== exp/sierra ==
==> flow/design.v (excerpt) <==
module router_top(input clock, resetn, read_enb_0, read_enb_1, read_enb_2, pkt_valid,
                  input [7:0] data_in, output [7:0] data_out_0, data_out_1, data_out_2,
                  output valid_out_0, valid_out_1, valid_out_2, error, busy);
wire parity_done,detect_add;
wire ld_state, laf_state, full_state, write_enb_reg, rst_int_reg, lfd_state;
wire [2:0] fifo_empty, full,w_enb, write_enb, soft_reset_temp;
wire fifo_full,low_pkt_valid,soft_reset_0,soft_reset_1,soft_reset_2;
wire [7:0] dout;
wire read_enb_temp[2:0];
wire [7:0] data_out_temp[2:0];
assign soft_reset_temp[0] = soft_reset_0;
assign soft_reset_temp[1] = soft_reset_1;
assign soft_reset_temp[2] = soft_reset_2;
assign read_enb_temp[0] = read_enb_0;
assign read_enb_temp[1] = read_enb_1;
assign read_enb_temp[2] = read_enb_2;
assign data_out_0 = data_out_temp[0];
assign data_out_1 = data_out_temp[1];
assign data_out_2 = data_out_temp[2];
router_fsm dut1(.clock(clock),
                .resetn(resetn),
                .pkt_valid(pkt_valid),
  ...
clock: 5.0 ns
lec_check: 0
cap_margin: 20
cell_pad_in_sites_detail_placement: 2
core_aspect_ratio: 1.35
core_margin: 2
core_utilization: 40
cts_cluster_size: 38
gpl_timing_driven: 0
max_routing_layer: met4
slew_margin: 20
run.sh (not shown) runs the stock make flow with config.mk's settings and CLKGATE_MAP_FILE=.
exp/sierra | stages: all done | timing, DRC, antenna: all pass
### exp/sierra -> exp/nickel
Settings: clearing CELL_PAD_IN_SITES_DETAIL_PLACEMENT, which used to be 2; clearing GPL_TIMING_DRIVEN, which used to be 0; clearing CTS_CLUSTER_SIZE, which used to be 38; clearing MAX_ROUTING_LAYER, which used to be met4; clearing CORE_ASPECT_RATIO, which used to be 1.35; putting SETUP_SLACK_MARGIN at 0.86 where nothing was set; putting PLACE_DENSITY_LB_ADDON at 0.0 where nothing was set; swapping 40 for 72 in CORE_UTILIZATION; swapping 5.0 for 2.98 in the clock period (ns, I/O delays scaled along).
Findings:
met4 as the highest layer used for signal routing was reported by exp/sierra, and met5 by exp/nickel. exp/nickel vs. exp/sierra: cell area after layout increased 11%; number of detailed-route iterations in the first pass climbed 1; post-synthesis share of cell area spent on xor and xnor gates shows no meaningful change; global-route met3 utilization went up 4.4 points.
Inputs modified between exp/nickel and exp/cedar:
Settings: changing SETUP_SLACK_MARGIN from 0.86 to -0.16; setting PLACE_DENSITY to 0.37 for the first time; removing PLACE_DENSITY_LB_ADDON (formerly 0.0); changing the clock period (ns, I/O delays scaled along) from 2.98 to 2.08.
Results
Taking exp/nickel as the reference, in exp/cedar buffer count excluding the clock tree in the final layout +10%, shortest clock period the worst path allows after layout -0.28 ns, die area ~0 delta, arrival time of data at the critical path endpoint -0.29 ns. No crash in exp/cedar: every stage finished, but the layout fails its final checks due to negative setup slack. sky130_fd_sc_hd__mux4_2 as the cell with the largest stage delay on the worst path was reported by exp/cedar, and sky130_fd_sc_hd__a311oi_1 by exp/nickel.
## Diff of input files: exp/umber against exp/cedar
Settings: SETUP_SLACK_MARGIN no longer set, was -0.16; CORE_UTILIZATION now 55, was 72; PLACE_DENSITY no longer set, was 0.37; PLACE_DENSITY_LB_ADDON now 0.0, previously not set; the clock period (ns, I/O delays scaled along) now 3.49, was 2.08.
- exp/umber finished every step from synthesis to the final layout, and the layout passed the timing, DRC and antenna checks.
- Post-CTS setup-driven buffer insertion count (exp/umber over exp/cedar): decrease, 30
- Going from exp/cedar to exp/umber, worst hold path cell count has decreased; clock-buffer cell count higher; worst setup margin now sits higher; cell depth of the worst setup path decreased by 5 relative to the old numbers.
- Count of placed standard cells in the final layout, fillers left out, exp/umber and exp/cedar: smaller value in exp/umber
- exp/cedar reports its cell at the slowest stage of the critical path as sky130_fd_sc_hd__mux4_2 while exp/umber reports sky130_fd_sc_hd__or4_1.
- Comparing exp/umber and exp/cedar, the higher total chip power is on exp/cedar.
- exp/umber — share of total power in combinational logic 9.0 points lower, exp/cedar as reference
### exp/umber -> exp/fjord
Settings: clearing PLACE_DENSITY_LB_ADDON, which used to be 0.0; swapping 55 for 70 in CORE_UTILIZATION; putting SETUP_SLACK_MARGIN at 0.55 where nothing was set; swapping 3.49 for 2.08 in the clock period (ns, I/O delays scaled along).
Results
What the final checks of exp/fjord revealed, after a flow that finished every stage, was a layout that fails on negative setup slack. Run comparison: exp/umber standard cell with the maximum stage delay on the critical path sky130_fd_sc_hd__or4_1; exp/fjord standard cell with the maximum stage delay on the critical path sky130_fd_sc_hd__a2111oi_4. | total wire length | higher: exp/fjord |. exp/fjord ends up with higher combinational power than exp/umber does. Die area | exp/fjord < exp/umber. Hold slack (exp/fjord over exp/umber): increase, 0.041 ns. Setup total negative slack in exp/fjord is 266.79 ns lower than in exp/umber. Of the two values seen for critical path class, reg -> out was produced by exp/umber and reg -> reg by exp/fjord. exp/fjord reports a higher met2 usage in global routing than exp/umber does.
For exp/quartz, these inputs were changed with respect to exp/fjord:
Settings: an added CTS_CLUSTER_SIZE of 69; a change of CORE_UTILIZATION from 70 to 72; an added PLACE_DENSITY_LB_ADDON of 0.0; a change of SETUP_SLACK_MARGIN from 0.55 to -0.16.
Findings:
- Ran to the end and failed final checks on negative setup slack: exp/fjord.
- Completing all stages was not enough for exp/quartz: its layout failed the final checks because of negative setup slack.
- From exp/fjord to exp/quartz the numbers moved as follows: combinational fraction of design power decreased 4.4 points; final total power decreased 5.9%; number of nets in the layout decreased 84; reported net switching power decreased 2.5 mW; sequential share of layout area increased 3.5 points.
- Compared with exp/fjord, exp/quartz degrades smallest hold slack.
- Going from exp/fjord to exp/quartz, design area decreased by 6.3% relative to the old numbers; clock buffer count from CTS increased by 1 relative to the old numbers; total via count in the routed design decreased by about 8% relative to the old numbers.
- In exp/quartz, the power of the combinational group came out about 18% below the value in exp/fjord.

---

== alpha ==
Starting RTL as in the previous note.
clock: 2.08 ns
lec_check: 0
cap_margin: 20
cell_pad_in_sites_detail_placement: 0
cell_pad_in_sites_global_placement: 0
core_margin: 2
core_utilization: 70
cts_cluster_diameter: 393
cts_cluster_size: 22
gpl_routability_driven: 0
setup_slack_margin: 0.55
slew_margin: 40
Layout checks on alpha: not met. Flow itself completed; violations: negative setup slack.
Edits applied to the flow inputs when going from alpha to beta:
# alpha
export LEC_CHECK = 0
export CAP_MARGIN = 20
export CELL_PAD_IN_SITES_DETAIL_PLACEMENT = 0
export CELL_PAD_IN_SITES_GLOBAL_PLACEMENT = 0
export CORE_MARGIN = 2
export CORE_UTILIZATION = 70
export CTS_CLUSTER_DIAMETER = 393
export CTS_CLUSTER_SIZE = 22
export GPL_ROUTABILITY_DRIVEN = 0
export SETUP_SLACK_MARGIN = 0.55
export SLEW_MARGIN = 40
create_clock -name core_clock -period 2.08 [get_ports {clock}]
# beta
export LEC_CHECK = 0
export CAP_MARGIN = 20
export CORE_MARGIN = 2
export CORE_UTILIZATION = 72
export SETUP_SLACK_MARGIN = -0.16
export SLEW_MARGIN = 20
create_clock -name core_clock -period 2.08 [get_ports {clock}]
Notes after the runs:
- beta ran in full, but the layout does not pass; the checks complain about negative setup slack.
- On share of total power in combinational logic: between beta and alpha, it ends up higher for alpha.
- [compare] base=alpha new=beta: setup slack has increased, combinational power fell by about 6%.
- Between beta and alpha, the detailed route wirelength on metal3 is higher for beta.
- Taking alpha as the reference, in beta multi-input combinational gate total now sits lower; H-tree depth rose by 1; post-DP HPWL held; count of endpoints failing setup in the final report lost 276.
- In the flow results for beta and alpha, the wire length is smaller on alpha.
[inputs] gamma vs beta
# beta
export LEC_CHECK = 0
export CAP_MARGIN = 20
export CORE_MARGIN = 2
export CORE_UTILIZATION = 72
export SETUP_SLACK_MARGIN = -0.16
export SLEW_MARGIN = 20
create_clock -name core_clock -period 2.08 [get_ports {clock}]
# gamma
export LEC_CHECK = 0
export CAP_MARGIN = 20
export CORE_MARGIN = 2
export CORE_UTILIZATION = 70
export SETUP_SLACK_MARGIN = -0.16
export SLEW_MARGIN = 20
create_clock -name core_clock -period 2.08 [get_ports {clock}]
--- outcome ---
In gamma the detailed-routing wirelength on met1 turned out 3.8% lower than in beta.
To summarise gamma: no stage aborted, but the layout did not pass its checks, failing on negative setup slack.
Diff beta -> gamma | final-layout clock buffer total | up by a few percent
gamma — transition at the pin with the smallest max-transition slack 0.10 ns lower, beta as reference
In the metrics for beta and gamma, the one carrying the higher peak supply drop is beta.
Per the comparison of gamma with beta, total number of placement rows went up about 1.3%; average wire per cell in the routed design -20%.
The overall power consumption in gamma is 0.948 times that in beta.
In gamma, the combinational fraction of design power came out 2.4 points below the value in beta.
Cmp gamma vs beta: number of antenna violations at the first check in global routing lower in gamma
Looking at growth of design area from synthesis to finish across beta and gamma, the one that comes out higher is beta.
Clock group share of total power ended up 0.4 points higher on gamma than on beta.
Power and IR drop assume default switching activity.
